==> inputs of job 6480 <==
Design BreakoutControl, start of the top module:
module BreakoutControl(clk_50, strt, rst, L, R, tick, color, pix_x, pix_y, ball_x, ball_y, pad_x, bricks, win, lose);
export LEC_CHECK = 0
export CAP_MARGIN = 10
export CORE_MARGIN = 2
export CORE_UTILIZATION = 72
export CTS_CLUSTER_SIZE = 80
export GPL_ROUTABILITY_DRIVEN = 1
export MAX_ROUTING_LAYER = met5
export PLACE_DENSITY_LB_ADDON = 0.0
export SETUP_SLACK_MARGIN = 0.67
export SLEW_MARGIN = 20
create_clock -name core_clock -period 2.35 [get_ports {clk_50}]
run.sh (not shown) runs the stock make flow with config.mk's settings and CLKGATE_MAP_FILE=.
==> job 7409: changes against job 6480 <==
Settings changed: CAP_MARGIN 10 to 40, CTS_CLUSTER_DIAMETER set to 229, CTS_CLUSTER_SIZE 80 to 86, PLACE_DENSITY set to 0.38, PLACE_DENSITY_LB_ADDON 0.0 to unset, SETUP_SLACK_MARGIN 0.67 to unset.
==> flow/constraint.sdc (replaced) <==
create_clock -name core_clock -period 2.23 [get_ports {clk_50}]
set_input_delay 0.4460 -clock core_clock [delete_from_list [all_inputs] [get_ports {clk_50}]]
set_output_delay 0.4460 -clock core_clock [all_outputs]
set_load 0.01 [all_outputs]
==> results <==
item                                                                 job 7409                        job 6480
HPWL reported at the end of detailed placement                 45,700 microns                  47,200 microns
Routability congestion estimate                                          1.08                            1.08
Per-instance average area after synthesis                          8.57 sq um                      8.57 sq um
Share of the yosys chip area belonging to registers                     0.341                           0.341
Post-Place Worst Slack                                               -1.27 ns                        -1.18 ns
Placed Instances                                                        2,677                           2,647
Die Area                                                         0.0253 sq mm                    0.0253 sq mm
Placeable core region                                            0.0235 sq mm                    0.0235 sq mm
Fp_density                                                              0.737                           0.737
Chip area line of the yosys report                               0.0173 sq mm                    0.0173 sq mm
Result of the run                                              did not finish                  did not finish
Stage where the flow stopped                         global routing (5_1_grt)  clock tree synthesis (4_1_cts)
Placement Cell Area                                              0.0212 sq mm                    0.0214 sq mm
Post-synth EDFFs                                                            0                               0


==> job 8977 <==
BreakoutControl again, from the RTL that the note above started with.
make LEC_CHECK=0 CAP_MARGIN=20 CORE_ASPECT_RATIO=0.51 CORE_MARGIN=2 CORE_UTILIZATION=71 CTS_CLUSTER_DIAMETER=388 MAX_ROUTING_LAYER=met4 MIN_ROUTING_LAYER=met2 PLACE_DENSITY_LB_ADDON=0.08 SETUP_SLACK_MARGIN=1.12 SLEW_MARGIN=20 finish   # period 4.01 ns
==> job 4703 (differences from job 8977) <==
- CORE_ASPECT_RATIO: 0.51 -> unset
- CORE_UTILIZATION: 71 -> 58
- CTS_CLUSTER_DIAMETER: 388 -> unset
- CTS_CLUSTER_SIZE: unset -> 41
- MAX_ROUTING_LAYER: met4 -> unset
- MIN_ROUTING_LAYER: met2 -> unset
- PLACE_DENSITY_LB_ADDON: 0.08 -> unset
- SETUP_SLACK_MARGIN: 1.12 -> 1.86
- TNS_END_PERCENT: unset -> 5
==> flow/constraint.sdc (replaced) <==
create_clock -name core_clock -period 6.76 [get_ports {clk_50}]
set_input_delay 1.3520 -clock core_clock [delete_from_list [all_inputs] [get_ports {clk_50}]]
set_output_delay 1.3520 -clock core_clock [all_outputs]
set_load 0.01 [all_outputs]
==> job 1581 (differences from job 8977) <==
- CAP_MARGIN: 20 -> 5
- CORE_ASPECT_RATIO: 0.51 -> unset
- CORE_UTILIZATION: 71 -> 52
- CTS_CLUSTER_DIAMETER: 388 -> 61
- CTS_CLUSTER_SIZE: unset -> 41
- GPL_ROUTABILITY_DRIVEN: unset -> 1
- MAX_ROUTING_LAYER: met4 -> met5
- MIN_ROUTING_LAYER: met2 -> unset
- PLACE_DENSITY_LB_ADDON: 0.08 -> 0.04
- SETUP_SLACK_MARGIN: 1.12 -> unset
==> flow/constraint.sdc (replaced) <==
create_clock -name core_clock -period 2.94 [get_ports {clk_50}]
set_input_delay 0.5880 -clock core_clock [delete_from_list [all_inputs] [get_ports {clk_50}]]
set_output_delay 0.5880 -clock core_clock [all_outputs]
set_load 0.01 [all_outputs]
==> results <==
Job 4703 completed with no timing, DRC or antenna violations. Job 8977 aborted during global routing (5_1_grt) with GRT-0116. Job 1581 completed, yet does not pass: setup timing.
Between job 4703 and job 1581, the lower total power is in job 4703 (gap about 64%, measured against job 1581).
Critical path depth: job 1581 is higher than job 4703 (1).
In combinational power, job 1581 is at 3.6 times the value of job 4703.
Between job 4703 and job 1581, the lower register-to-register slack is in job 1581 (gap 2700 ps).
Sequential power: job 1581 is larger than job 4703 (95%).
Of job 4703 and job 1581, job 4703 has the higher first-iteration DRC count (gap 20%, measured against job 1581).
Of job 1581 and job 4703, job 1581 has the higher final cell count (gap 13%, measured against job 4703).
Against job 4703, the via count of job 1581 is larger by 6.3%.
Of job 1581 and job 4703, job 4703 has the higher worst hold slack (gap 64 ps).
Between job 4703 and job 1581, the lower wire length is in job 4703 (gap about 8%, measured against job 1581).


==> run M: inputs <==
BreakoutControl again, from the RTL that the note above started with.
Settings: LEC_CHECK=0, CAP_MARGIN=20, CORE_ASPECT_RATIO=1.93, CORE_MARGIN=8, CORE_UTILIZATION=35, GPL_ROUTABILITY_DRIVEN=0, GPL_TIMING_DRIVEN=1, HOLD_SLACK_MARGIN=0.22, PLACE_DENSITY=0.65, SLEW_MARGIN=40; clock period 8.2 ns.
==> inputs of run P, as changes to run M <==
==> flow/config.mk (replaced) <==
export PLATFORM = sky130hd
export DESIGN_NAME = BreakoutControl
export DESIGN_NICKNAME = BreakoutControl
export VERILOG_FILES = /design/flow/design.v
export SDC_FILE = /design/flow/constraint.sdc
export NUM_CORES = 4
export LEC_CHECK = 0
export CAP_MARGIN = 20
export CORE_MARGIN = 2
export CORE_UTILIZATION = 59
export SLEW_MARGIN = 20
==> flow/constraint.sdc (replaced) <==
create_clock -name core_clock -period 5.02 [get_ports {clk_50}]
set_input_delay 1.0040 -clock core_clock [delete_from_list [all_inputs] [get_ports {clk_50}]]
set_output_delay 1.0040 -clock core_clock [all_outputs]
set_load 0.01 [all_outputs]
==> inputs of run A, as changes to run M <==
==> flow/config.mk (replaced) <==
export PLATFORM = sky130hd
export DESIGN_NAME = BreakoutControl
export DESIGN_NICKNAME = BreakoutControl
export VERILOG_FILES = /design/flow/design.v
export SDC_FILE = /design/flow/constraint.sdc
export NUM_CORES = 4
export LEC_CHECK = 0
export CAP_MARGIN = 20
export CORE_MARGIN = 2
export CORE_UTILIZATION = 40
export SLEW_MARGIN = 20
==> flow/constraint.sdc (replaced) <==
create_clock -name core_clock -period 4.75 [get_ports {clk_50}]
set_input_delay 0.9500 -clock core_clock [delete_from_list [all_inputs] [get_ports {clk_50}]]
set_output_delay 0.9500 -clock core_clock [all_outputs]
set_load 0.01 [all_outputs]
==> summary of the runs <==
Of run M and run A, run M has the higher wire length (gap 11%, measured against run A). Between run M and run P, the lower combinational power is in run M (gap 40%, measured against run P). In synthesized area, run A and run P do not differ. Against run A, the clock-buffer cell count of run M is lower by 4. Of run P and run M, run P has the higher clock power (gap about 90%, measured against run M). Sequential cell count is the same in run A and run P. Between run P and run M, the lower sequential power is in run M (gap about 50%, measured against run M). Setup slack, highest first: run M, run P, run A. In run M the cell count is higher than in run A, by about 0.6%. Synthesized cell count is the same in run M and run P.
==> figures <==
quantity	run P	run M	run A
Floorplan die area	30790 sq um	57330 sq um	45050 sq um
Startpoint of the worst hold path	dis.S[5]$_DFF_PN0_	S[1]$_DFF_PN0_	dis.S[3]$_DFF_PN0_
Total power draw	9.078 mW	5.447 mW	9.741 mW
Tapcells inserted	384	632	585
CP Max Fanout	12	18	18
Period utilization	91.01%	57.81%	91.68%
Power in the clock group	2.04 mW	1.09 mW	2.29 mW
Reg-to-reg setup timing slack	0.45 ns	3.46 ns	0.40 ns
Final worst-path setup slack	0.4511 ns	3.460 ns	0.3950 ns
Horizontal die dimension	175.5 microns	176.3 microns	212.2 microns
CORE AREA	28860 sq um	49060 sq um	42980 sq um
WL met2	24570 microns	30200 microns	24790 microns
Static leakage	8.103 nW	7.979 nW	8.166 nW
Global-route track usage on met1	46.41%	19.97%	33.40%
Number of DRC markers after the initial detailed-route iteration	1614	1692	1389
Placement-stage worst setup slack	0.4977 ns	3.649 ns	0.4024 ns
Tightest Pin Transition	0.9386 ns	0.9093 ns	0.9674 ns
Antenna diode count	0	0	1
Run status	complete, no violations	complete, no violations	complete, no violations
Start point of the critical path	ball.bally[1]$_DFFE_PN0P_	ball.ballx[2]$_DFFE_PN0P_	pad.padx[5]$_DFFE_PN1P_
Fraction of met2 tracks used by global routing	55.79%	36.04%	38.43%
No activity file was given, so power comes from the tool's default toggle rates.
